==> branch willow: inputs <==
==> flow/design.v <==
module adder(
    input [2:0] data,
    output cout,
    output s
);
assign s = data[2] ^ data[1] ^ data[0];
assign cout = data[2] & data[1] | (data[0] & (data[2] ^ data[1]));
endmodule
module BoothBase
(
    input neg,  
    input pos,  
    input neg2, 
    input pos2, 
    input [1:0] x,  
    output p
);
assign p = (neg&~x[1]) | (neg2&~x[0]) | (pos&x[1]) | (pos2&x[0]);
endmodule
module BoothSelectSignal
(
    input [2:0] y,  
    output neg,  
    output pos,  
    output neg2, 
    output pos2  
);
assign neg = (y[2]&~y[1]&y[0]) | (y[2]&y[1]&~y[0]);
assign pos = (~y[2]&~y[1]&y[0]) | (~y[2]&y[1]&~y[0]);
assign neg2 = y[2]&~y[1]&~y[0];
assign pos2 = ~y[2]&y[1]&y[0];
endmodule
module BoothInterBase
(
    input [2:0] y,  
    input [63:0] x,
    output [63:0] p,
    output c  
);
wire neg,pos,neg2,pos2;
BoothSelectSignal u_BoothSelectSignal(
    .y(y),
    .neg(neg),
    .pos(pos),
    .neg2(neg2),
    .pos2(pos2)
);
BoothBase u_BoothBase(
    .neg(neg),
    .pos(pos),
    .neg2(neg2),
    .pos2(pos2),
    .x({x[0],1'b0}),
    .p(p[0])
);
generate
    genvar i;
    for(i=1;i<64;i=i+1) begin
        BoothBase us_BoothBase(
            .neg(neg),
            .pos(pos),
            .neg2(neg2),
            .pos2(pos2),
            .x(x[i:i-1]),
            .p(p[i])
        );
    end
endgenerate
assign c = neg || neg2;
endmodule
module wallace17
(
    input [16:0] in_data,
    input [13:0] cin,
    output [13:0] cout,
    output c,s
);
wire [4:0] first_s;
adder first1 (.data(in_data[04:02]), .cout(cout[0]), .s(first_s[0]));
adder first2 (.data(in_data[07:05]), .cout(cout[1]), .s(first_s[1]));
adder first3 (.data(in_data[10:08]), .cout(cout[2]), .s(first_s[2]));
adder first4 (.data(in_data[13:11]), .cout(cout[3]), .s(first_s[3]));
adder first5 (.data(in_data[16:14]), .cout(cout[4]), .s(first_s[4]));
wire [3:0] second_s;
adder second1 (.data(cin[2:0]                   ), .cout(cout[5]), .s(second_s[0]));
adder second2 (.data({in_data[0],cin[4:3]}      ), .cout(cout[6]), .s(second_s[1]));
adder second3 (.data({first_s[1:0],in_data[1]}  ), .cout(cout[7]), .s(second_s[2]));
adder second4 (.data(first_s[4:2]               ), .cout(cout[8]), .s(second_s[3]));
wire [1:0] third_s;
adder third1 (.data({second_s[0],cin[6:5]} ), .cout(cout[09]), .s(third_s[0]));
adder third2 (.data(second_s[3:1]          ), .cout(cout[10]), .s(third_s[1]));
wire [1:0] fourth_s;
adder fourth1 (.data(cin[9:7]               ), .cout(cout[11]), .s(fourth_s[0]));
adder fourth2 (.data({third_s[1:0],cin[10]} ), .cout(cout[12]), .s(fourth_s[1]));
wire fifth_s;
adder fifth1 (.data({fourth_s[1:0],cin[11]}), .cout(cout[13]), .s(fifth_s));
adder sixth1 (.data({fifth_s,cin[13:12]}), .cout(c), .s(s));
endmodule
module mul
(
    input rst,
    input clk,
    input sign,
    input [31:0] x,
    input [31:0] y,
    output [63:0] result
);
wire [63:0] ex_x;
wire [33:0] ex_y;
assign ex_x = sign ? {{32{x[31]}},x} : {32'b0,x};
assign ex_y = sign ? {{2{y[31]}},y} : {2'b0,y};
wire [16:0] carry;
wire [63:0] part_res [16:0];
BoothInterBase ufirst_BoothInterBase(
        .y({ex_y[1:0],1'b0}), 
        .x(ex_x), 
        .p(part_res[0]), 
        .c(carry[0])
    );
generate
    genvar i;
    for(i=2;i<=32;i=i+2) begin
        BoothInterBase ui_BoothInterBase(
            .y(ex_y[i+1:i-1]),
            .x(ex_x<<i),
            .p(part_res[i>>1]),
            .c(carry[i>>1])
        );
    end
endgenerate
reg [16:0] carry_stage;
reg [16:0] part_res_stage [63:0];
integer m,n;
always @(posedge clk or posedge rst) begin
    if(rst) begin
        carry_stage <= 17'b0;
        for(m=0;m<64;m=m+1) begin
            part_res_stage [m] <= 17'b0;
        end
    end
    else begin
        carry_stage <= carry;
        for(m=0;m<64;m=m+1) begin
            for(n=0;n<17;n=n+1) begin
                part_res_stage[m][n] <= part_res[n][m];
            end
        end
    end
end
wire [13:0] wallace_carry [64:0];
wire [63:0] c_res,s_res;
wallace17 ufirst_wallace17(
        .in_data(part_res_stage[0]), 
        .cin(carry_stage[13:0]), 
        .cout(wallace_carry[1]),
        .c(c_res[0]),
        .s(s_res[0])
    );
generate
    genvar k;
    for(k=1;k<64;k=k+1) begin
        wallace17 ufirst_wallace17(
            .in_data(part_res_stage[k]), 
            .cin(wallace_carry[k]), 
            .cout(wallace_carry[k+1]),
            .c(c_res[k]),
            .s(s_res[k])
        );
    end
endgenerate
assign result = s_res + {c_res[62:0],carry_stage[14]} + carry_stage[15];
endmodule
==> flow/run.sh <==
#!/bin/bash
# the make line also repeats each setting of config.mk as NAME=value (left out here)
make -C /OpenROAD-flow-scripts/flow DESIGN_CONFIG=/design/flow/config.mk WORK_HOME=/design/flow/orfs CLKGATE_MAP_FILE= finish
==> flow/config.mk <==
export PLATFORM = sky130hd
export DESIGN_NAME = mul
export DESIGN_NICKNAME = mul
export VERILOG_FILES = /design/flow/design.v
export SDC_FILE = /design/flow/constraint.sdc
export NUM_CORES = 4
export LEC_CHECK = 0
export ABC_AREA = 1
export CAP_MARGIN = 0
export CORE_ASPECT_RATIO = 0.9
export CORE_MARGIN = 2
export CORE_UTILIZATION = 72
export CTS_CLUSTER_SIZE = 36
export HOLD_SLACK_MARGIN = 0.27
export MAX_ROUTING_LAYER = met4
export PLACE_DENSITY_LB_ADDON = 0.02
export SETUP_SLACK_MARGIN = 1.6
export SLEW_MARGIN = 20
==> flow/constraint.sdc <==
create_clock -name core_clock -period 5.5 [get_ports {clk}]
set_input_delay 1.1000 -clock core_clock [delete_from_list [all_inputs] [get_ports {clk}]]
set_output_delay 1.1000 -clock core_clock [all_outputs]
set_load 0.01 [all_outputs]
==> branch lagoon (differences from branch willow) <==
ABC_AREA = unset   (was 1)
CORE_ASPECT_RATIO = unset   (was 0.9)
CTS_CLUSTER_SIZE = 37   (was 36)
HOLD_SLACK_MARGIN = 0.3   (was 0.27)
PLACE_DENSITY_LB_ADDON = 0.28   (was 0.02)
SETUP_SLACK_MARGIN = 1.36   (was 1.6)
==> flow/constraint.sdc (replaced) <==
create_clock -name core_clock -period 8.34 [get_ports {clk}]
set_input_delay 1.6680 -clock core_clock [delete_from_list [all_inputs] [get_ports {clk}]]
set_output_delay 1.6680 -clock core_clock [all_outputs]
set_load 0.01 [all_outputs]
==> branch yarrow (differences from branch willow) <==
ABC_AREA = unset   (was 1)
CAP_MARGIN = 20   (was 0)
CELL_PAD_IN_SITES_GLOBAL_PLACEMENT = 2   (was unset)
CORE_ASPECT_RATIO = 0.92   (was 0.9)
CORE_UTILIZATION = 68   (was 72)
CTS_CLUSTER_SIZE = 31   (was 36)
GPL_TIMING_DRIVEN = 0   (was unset)
HOLD_SLACK_MARGIN = unset   (was 0.27)
MAX_ROUTING_LAYER = unset   (was met4)
PLACE_DENSITY_LB_ADDON = 0.07   (was 0.02)
SETUP_SLACK_MARGIN = 0.38   (was 1.6)
TNS_END_PERCENT = 35   (was unset)
==> flow/constraint.sdc (replaced) <==
create_clock -name core_clock -period 10.0 [get_ports {clk}]
set_input_delay 2.0000 -clock core_clock [delete_from_list [all_inputs] [get_ports {clk}]]
set_output_delay 2.0000 -clock core_clock [all_outputs]
set_load 0.01 [all_outputs]
==> notes <==
Branch lagoon reached the layout checks and failed them: setup timing. Branch willow completed, yet does not pass: setup timing. Branch yarrow failed in global placement without I/O (3_1_place_gp_skip_io). Against branch willow, the worst setup slack of branch lagoon is higher by 1.4 ns. Of branch willow and branch lagoon, branch willow has the higher routed wire length (gap about 22%, measured against branch lagoon). Cell count: branch lagoon is lower than branch willow (17%).
